Setup of run 1:
## ALU_Top
module ALU_Top #(parameter Data_In_Width = 16)
(
    input   wire            [Data_In_Width-1 : 0]    A ,      
    input   wire            [Data_In_Width-1 : 0]    B ,      
    input   wire                          [3 : 0]    ALU_FUN,   
    input   wire                                     CLK,
    input   wire                                     RST,
    output  wire      [(2*Data_In_Width)-1 : 0]      Arith_OUT,   
    output  wire                                     Arith_Flag,
    output  wire            [Data_In_Width-1 : 0]    Logic_OUT, 
    output  wire                                     Logic_Flag,
    output  wire                          [1 : 0]    CMP_OUT,
    output  wire                                     CMP_Flag,
    output  wire            [Data_In_Width-1 : 0]    Shift_OUT, 
    output  wire                                     Shift_Flag
);
For scale: about 6500 cells after synthesis, about 70 flip-flops, about 110 I/O pins, roughly 43000 sq um of cells after synthesis.
clock: 90.6 ns
lec_check: 0
abc_area: 1
cap_margin: 0
core_margin: 2
core_utilization: 72
cts_cluster_diameter: 309
cts_cluster_size: 96
place_density: 0.37
slew_margin: 20
run.sh (not shown) runs the stock make flow with config.mk's settings and CLKGATE_MAP_FILE=.
[inputs] run 2 vs run 1
- PLACE_DENSITY changed from 0.37 to 0.43
- CTS_CLUSTER_SIZE changed from 96 to 98
- CTS_CLUSTER_DIAMETER changed from 309 to 374
- HOLD_SLACK_MARGIN newly set to -0.08
- TNS_END_PERCENT newly set to 10
- the clock period (ns, I/O delays scaled along) changed from 90.6 to 61.1
Results
Status(run 2) = ERROR, stage = clock tree synthesis. In the tables for run 1 and run 2, instance area after placement reads higher with run 2. Run 1 has lower estimated wirelength of the detail-placed design than run 2. When the final numbers for run 1 and run 2 were put side by side, the final estimated routing congestion in global placement turned out to be smaller in run 1. Diff run 2..run 1 | area of the die | negligible. Diff run 2..run 1 | chip area estimate from yosys synthesis | unchanged. Diff run 2..run 1 | sequential fraction of the synthesis area | unchanged. Pre-CTS setup slack for run 2 is lower than for run 1. Between run 1 and run 2, the flow reports number of placed instances, taps included increasing by more than 10%. Number of storage elements in the synthesis netlist: run 1 vs run 2 identical. Run 2 -> run 1: gate count after technology mapping delta 0, exact match. Run 1 -> run 2: yosys stat cell total delta 0, exact match.
The inputs of run 3 differ from those of run 2 as listed below.
- CAP_MARGIN: 0 -> 20
- PLACE_DENSITY: 0.43 -> unset
- CORE_UTILIZATION: 72 -> 58
- HOLD_SLACK_MARGIN: -0.08 -> unset
- ABC_AREA: 1 -> unset
- TNS_END_PERCENT: 10 -> unset
- CTS_CLUSTER_DIAMETER: 374 -> unset
- CTS_CLUSTER_SIZE: 98 -> unset
- the clock period (ns, I/O delays scaled along): 61.1 -> 73.0
Results
- For run 3, the flow was terminated by a tool error in global routing and produced no final design.
- Run 2 → run 3: fraction of the mapped netlist area in compound gates rose by 10 points; number of instances in the synthesized netlist moved down.
- Yosys synthesis chip area, run 3 and run 2, higher one = run 3.
- Diff run 2 -> run 3: combined area of all synthesized cells has increased, horizontal extent of the die has increased, async set-or-reset flop fraction in the synthesized netlist has remained practically unchanged, area share of and/or/nand/nor cells after synthesis has decreased, number of different library cells in the post-synthesis netlist has increased.
- The share of synthesized area spent on multiplexers reported for run 3 is greater than that of run 2 by 3.0 points.

---

ALU_Top again, from the RTL that the note above started with.
clock: 29.6 ns
lec_check: 0
abc_area: 1
cap_margin: 20
core_margin: 2
core_utilization: 64
cts_cluster_diameter: 392
cts_cluster_size: 99
setup_slack_margin: 3.98
slew_margin: 20
tns_end_percent: 10
The baseline did not get past global routing.
Then changed:
- CORE_UTILIZATION: 64 -> 72
- GPL_ROUTABILITY_DRIVEN: unset -> 0
- PLACE_DENSITY: unset -> 0.4
Effect: The new run aborted during detailed placement; synthesized area is unchanged; die area fell by 11%; synthesized cell count is unchanged.
Then changed:
- ABC_AREA: 1 -> unset
- CORE_UTILIZATION: 72 -> 54
- CTS_CLUSTER_DIAMETER: 392 -> unset
- CTS_CLUSTER_SIZE: 99 -> unset
- GPL_ROUTABILITY_DRIVEN: 0 -> unset
- PLACE_DENSITY: 0.4 -> unset
- SETUP_SLACK_MARGIN: 3.98 -> unset
- TNS_END_PERCENT: 10 -> 5
- clock period: 29.6 -> 73.0 ns (I/O delays scaled with it)
What happened: The new run finished but failed the layout checks on setup timing. Die area came out higher by 38%. Synthesized area goes up by 3.7%. Synthesized cell count drops by 8.6%.

---

== oak ==
The RTL this note starts from:
==> flow/design.v <==
module Decoder_2_to_4_Unit
(
    input   wire    [3 : 0] alu_fun,     
    output  reg     arith_En,
    output  reg     logic_En,
    output  reg     cmp_En,
    output  reg     shift_En
);
wire    [1:0]   alu_fun_MSBs = alu_fun[3:2];
always @ (*)
    begin
        case (alu_fun_MSBs)
        2'b00 : begin
                    arith_En = 1'b1;    
                    logic_En = 1'b0;
                    cmp_En = 1'b0;
                    shift_En = 1'b0;
                end 
        2'b01 : begin
                    arith_En = 1'b0;   
                    logic_En = 1'b1;    
                    cmp_En = 1'b0;
                    shift_En = 1'b0;
                end 
        2'b10 : begin
                    arith_En = 1'b0;   
                    logic_En = 1'b0;
                    cmp_En = 1'b1;      
                    shift_En = 1'b0;
                end 
        2'b11 : begin
                    arith_En = 1'b0;   
                    logic_En = 1'b0;
                    cmp_En = 1'b0;
                    shift_En = 1'b1;    
                end 
        endcase
    end
endmodule
module Arithmetic_Unit #(parameter Data_In_Width = 16)
(
    input   wire    signed  [Data_In_Width-1 : 0]    A_in ,      
    input   wire    signed  [Data_In_Width-1 : 0]    B_in ,      
    input   wire                          [3 : 0]    alu_fun,    
    input   wire                                     CLK_in,
    input   wire                                     RST_in,
    input   wire                                     arith_En,
    output  reg         [(2*Data_In_Width)-1 : 0]    arith_out,  
    output  reg                                      arith_flag,
    output  reg                                      over_flow
);
wire    [1:0]   alu_fun_LSBs = alu_fun[1:0];      
reg     [(2*Data_In_Width)-1 : 0]   arith_out_comb;
reg     arith_flag_comb;
reg     over_flow_comb;
always @ (posedge CLK_in or negedge RST_in)   
    begin
        if (!RST_in)
            begin
               arith_out  <= 'sb0; 
               arith_flag <= 1'b0;
               over_flow  <= 1'b0;
            end
        else
            begin
                arith_out  <= arith_out_comb;
                arith_flag <= arith_flag_comb;
                over_flow  <= over_flow_comb;
            end
    end
always @ (*)
    begin
        if (arith_En)
            begin
                arith_flag_comb = 1'b1;
                case (alu_fun_LSBs)
                    2'b00 : {over_flow_comb , arith_out_comb} = A_in + B_in ;
                    2'b10 : {over_flow_comb , arith_out_comb} = A_in * B_in ;
                    2'b01 : {over_flow_comb , arith_out_comb} = A_in - B_in ;
                    2'b11 : begin over_flow_comb = 1'b0; arith_out_comb = (B_in != 'sb0) ? A_in / B_in : 'sb0 ; end   
                endcase
            end
        else
            begin
                arith_flag_comb = 1'b0;
                arith_out_comb = 'sb0;
                over_flow_comb = 1'b0;
            end
    end
endmodule
module Logic_Unit #(parameter Data_In_Width = 16) 
(
    input   wire    [Data_In_Width-1 : 0]    A_in ,    
    input   wire    [Data_In_Width-1 : 0]    B_in ,    
    input   wire                  [3 : 0]    alu_fun,  
    input   wire                             CLK_in,
    input   wire                             RST_in,
    input   wire                             logic_En,
    output  reg    [Data_In_Width-1 : 0]     logic_out, 
    output  reg                              logic_flag
);
wire    [1:0]   alu_fun_LSBs = alu_fun[1:0];      
reg     [Data_In_Width-1 : 0]   logic_out_comb;
reg     logic_flag_comb;
always @ (posedge CLK_in or negedge RST_in)       
    begin
        if (!RST_in)
            begin
                logic_out  <= 'b0;
                logic_flag <= 1'b0;
            end
        else
            begin
                logic_out  <= logic_out_comb;
                logic_flag <= logic_flag_comb;
            end
    end
always @ (*)
    begin
        if (logic_En)
            begin
                logic_flag_comb = 1'b1;
                case (alu_fun_LSBs)
                2'b00 : logic_out_comb = A_in & B_in;    
                2'b01 : logic_out_comb = A_in | B_in;    
                2'b10 : logic_out_comb = ~(A_in & B_in);     
                2'b11 : logic_out_comb = ~(A_in | B_in);     
                endcase
            end
        else
            begin
                logic_flag_comb = 1'b0;
                logic_out_comb = 'b0;
            end
    end
endmodule
module CMP_Unit #(parameter Data_In_Width = 16)
(
    input   wire    signed  [Data_In_Width-1 : 0]    A_in ,      
    input   wire    signed  [Data_In_Width-1 : 0]    B_in ,      
    input   wire                          [3 : 0]    alu_fun,    
    input   wire                                     CLK_in,
    input   wire                                     RST_in,
    input   wire                                     cmp_En,
    output  reg             [1 : 0]                  cmp_out,
    output  reg                                      cmp_flag
);
wire    [1 : 0]   alu_fun_LSBs = alu_fun[1:0];      
reg     [1 : 0]   cmp_out_comb;
reg     cmp_flag_comb;
always @ (posedge CLK_in or negedge RST_in)
    begin
        if (!RST_in)
            begin
                cmp_out  <= 'sb0;
                cmp_flag <= 1'b0;
            end
        else
            begin
                cmp_out  <= cmp_out_comb;
                cmp_flag <= cmp_flag_comb;
            end
    end
always @ (*)
    begin
        if (cmp_En)
            begin
                case (alu_fun_LSBs)
                2'b00 : begin
                            cmp_flag_comb = 1'b0;
                            cmp_out_comb = 'sb0;
                        end
                2'b01 : begin
                            cmp_flag_comb = 1'b1;
                            cmp_out_comb = (A_in == B_in) ? 'sd1 : 'sd0;
                        end
                2'b10 : begin
                            cmp_flag_comb = 1'b1;
                            cmp_out_comb = (A_in > B_in) ?  'sd2 : 'sd0;
                        end
                2'b11 : begin   
                            cmp_flag_comb = 1'b1;
                            cmp_out_comb = (A_in < B_in) ?  'sd3 : 'sd0;
                        end
                endcase
            end
        else
            begin
                cmp_flag_comb = 1'b0;
                cmp_out_comb = 'sb0;
            end
    end
endmodule
module Shift_unit #(parameter Data_In_Width = 16)
(
    input   wire    signed  [Data_In_Width-1 : 0]    A_in ,      
    input   wire    signed  [Data_In_Width-1 : 0]    B_in ,      
    input   wire                          [3 : 0]    alu_fun,    
    input   wire                                     CLK_in,
    input   wire                                     RST_in,
    input   wire                                     shift_En,
    output  reg     signed  [Data_In_Width-1 : 0]    shift_out, 
    output  reg                                      shift_flag
);
wire    [1:0]   alu_fun_LSBs = alu_fun[1:0];      
reg     [Data_In_Width-1 : 0]   shift_out_comb;
reg     shift_flag_comb;
always @ (posedge CLK_in or negedge RST_in)
    begin
        if (!RST_in)
            begin
                shift_out  <= 'sb0;
                shift_flag <= 1'b0;
            end
        else
            begin
                shift_out  <= shift_out_comb;
                shift_flag <= shift_flag_comb;
            end
    end
always @ (*)
    begin
        if (shift_En)
            begin
                shift_flag_comb = 1'b1;
                case (alu_fun_LSBs)
                2'b00 : shift_out_comb = (A_in >> 1'b1);    
                2'b01 : shift_out_comb = (A_in << 1'b1);    
                2'b10 : shift_out_comb = (B_in >> 1'b1);    
                2'b11 : shift_out_comb = (B_in << 1'b1);    
                endcase
            end
        else
            begin
                shift_flag_comb = 1'b0;
                shift_out_comb = 'sb0;
            end
    end
endmodule
module ALU_Top #(parameter Data_In_Width = 16)
(
    input   wire            [Data_In_Width-1 : 0]    A ,      
    input   wire            [Data_In_Width-1 : 0]    B ,      
    input   wire                          [3 : 0]    ALU_FUN,   
    input   wire                                     CLK,
    input   wire                                     RST,
    output  wire      [(2*Data_In_Width)-1 : 0]      Arith_OUT,   
    output  wire                                     Arith_Flag,
    output  wire            [Data_In_Width-1 : 0]    Logic_OUT, 
    output  wire                                     Logic_Flag,
    output  wire                          [1 : 0]    CMP_OUT,
    output  wire                                     CMP_Flag,
    output  wire            [Data_In_Width-1 : 0]    Shift_OUT, 
    output  wire                                     Shift_Flag
);
wire    Arith_Enable;
wire    Logic_Enable;
wire    CMP_Enable;
wire    Shift_Enable;
wire    Over_Flow;
Decoder_2_to_4_Unit ins_Decoder_2_to_4_Unit (
    .alu_fun (ALU_FUN),
    .arith_En (Arith_Enable),
    .logic_En (Logic_Enable),
    .cmp_En (CMP_Enable),
    .shift_En (Shift_Enable)
);
Arithmetic_Unit ins_Arithmetic_Unit (
    .A_in (A),
    .B_in (B),
    .alu_fun (ALU_FUN),
    .CLK_in (CLK),
    .RST_in (RST),
    .arith_En (Arith_Enable),
    .arith_out (Arith_OUT),
    .arith_flag (Arith_Flag),
    .over_flow (Over_Flow)
);
Logic_Unit ins_Logic_unit (
    .A_in (A),
    .B_in (B),
    .alu_fun (ALU_FUN),
    .CLK_in (CLK),
    .RST_in (RST),
    .logic_En (Logic_Enable),
    .logic_out (Logic_OUT),
    .logic_flag (Logic_Flag)
);
CMP_Unit ins_CMP_Unit (
    .A_in (A),
    .B_in (B),
    .alu_fun  (ALU_FUN),
    .CLK_in (CLK),
    .RST_in (RST),
    .cmp_En (CMP_Enable),
    .cmp_out (CMP_OUT),
    .cmp_flag (CMP_Flag)
);
Shift_unit ins_Shift_Unit (
    .A_in (A),
    .B_in (B),
    .alu_fun  (ALU_FUN),
    .CLK_in (CLK),
    .RST_in (RST),
    .shift_En (Shift_Enable),
    .shift_out (Shift_OUT),
    .shift_flag (Shift_Flag)
);
endmodule
==> flow/config.mk <==
export PLATFORM = sky130hd
export DESIGN_NAME = ALU_Top
export DESIGN_NICKNAME = ALU_Top
export VERILOG_FILES = /design/flow/design.v
export SDC_FILE = /design/flow/constraint.sdc
export NUM_CORES = 4
export LEC_CHECK = 0
export ABC_AREA = 1
export CAP_MARGIN = 20
export CELL_PAD_IN_SITES_GLOBAL_PLACEMENT = 1
export CORE_MARGIN = 2
export CORE_UTILIZATION = 41
export CTS_CLUSTER_DIAMETER = 72
export CTS_CLUSTER_SIZE = 61
export GPL_TIMING_DRIVEN = 0
export HOLD_SLACK_MARGIN = 0.27
export MIN_ROUTING_LAYER = met1
export SETUP_SLACK_MARGIN = 5.0
export SLEW_MARGIN = 0
export TNS_END_PERCENT = 75
==> flow/constraint.sdc <==
create_clock -name core_clock -period 85.0 [get_ports {CLK}]
set_input_delay 17.0000 -clock core_clock [delete_from_list [all_inputs] [get_ports {CLK}]]
set_output_delay 17.0000 -clock core_clock [all_outputs]
set_load 0.01 [all_outputs]
Modified inputs, pine compared to oak
==> flow/config.mk <==
export PLATFORM = sky130hd
export DESIGN_NAME = ALU_Top
export DESIGN_NICKNAME = ALU_Top
export VERILOG_FILES = /design/flow/design.v
export SDC_FILE = /design/flow/constraint.sdc
export NUM_CORES = 4
export LEC_CHECK = 0
export CAP_MARGIN = 25
export CELL_PAD_IN_SITES_DETAIL_PLACEMENT = 2
export CORE_ASPECT_RATIO = 1.34
export CORE_MARGIN = 6
export CORE_UTILIZATION = 40
export GPL_TIMING_DRIVEN = 1
export MIN_ROUTING_LAYER = met1
export SETUP_SLACK_MARGIN = 5.0
export SLEW_MARGIN = 30
## What came out
The multiplexer area fraction after synthesis in pine was higher than what oak gave. For pine, the flow was terminated by a tool error in global routing (5_1_grt) and produced no final design. Per the comparison of pine with oak, die area climbed 11%, post-CTS resize count climbed 179, yosys stat chip area climbed about 3.7%. Sort oak and pine by post-CTS setup buffer count, descending, and oak comes first.
Relative to pine, the following input files were edited for birch:
-- flow/config.mk --
<<< pine, line 9
export CELL_PAD_IN_SITES_DETAIL_PLACEMENT = 2
export CORE_ASPECT_RATIO = 1.34
export CORE_MARGIN = 6
export CORE_UTILIZATION = 40
export GPL_TIMING_DRIVEN = 1
export MIN_ROUTING_LAYER = met1
export SETUP_SLACK_MARGIN = 5.0
>>> birch, line 9
export CELL_PAD_IN_SITES_DETAIL_PLACEMENT = 2
export CORE_ASPECT_RATIO = 0.89
export CORE_MARGIN = 9
export CORE_UTILIZATION = 40
export CTS_CLUSTER_DIAMETER = 96
export GPL_TIMING_DRIVEN = 0
export MIN_ROUTING_LAYER = met1
export PLACE_DENSITY_LB_ADDON = 0.13
export SETUP_SLACK_MARGIN = 5.0
### Flow results
birch and pine ended up with nearly the same initial core utilization.
Compared with pine, in birch number of rows created at floorplan lost 19%; placeable core region neither gained nor lost much; vertical extent of the die lost 65 um.
birch did not make it past clock tree synthesis (4_1_cts), where a tool error ended it.
Delta (birch minus pine): adder and majority gate portion of the synthesized area comparable; die area now larger; post-synthesis sequential area ratio comparable; half-perimeter wire length after placement now smaller; parity-gate share of the synthesized area counting xor and xnor cells comparable.
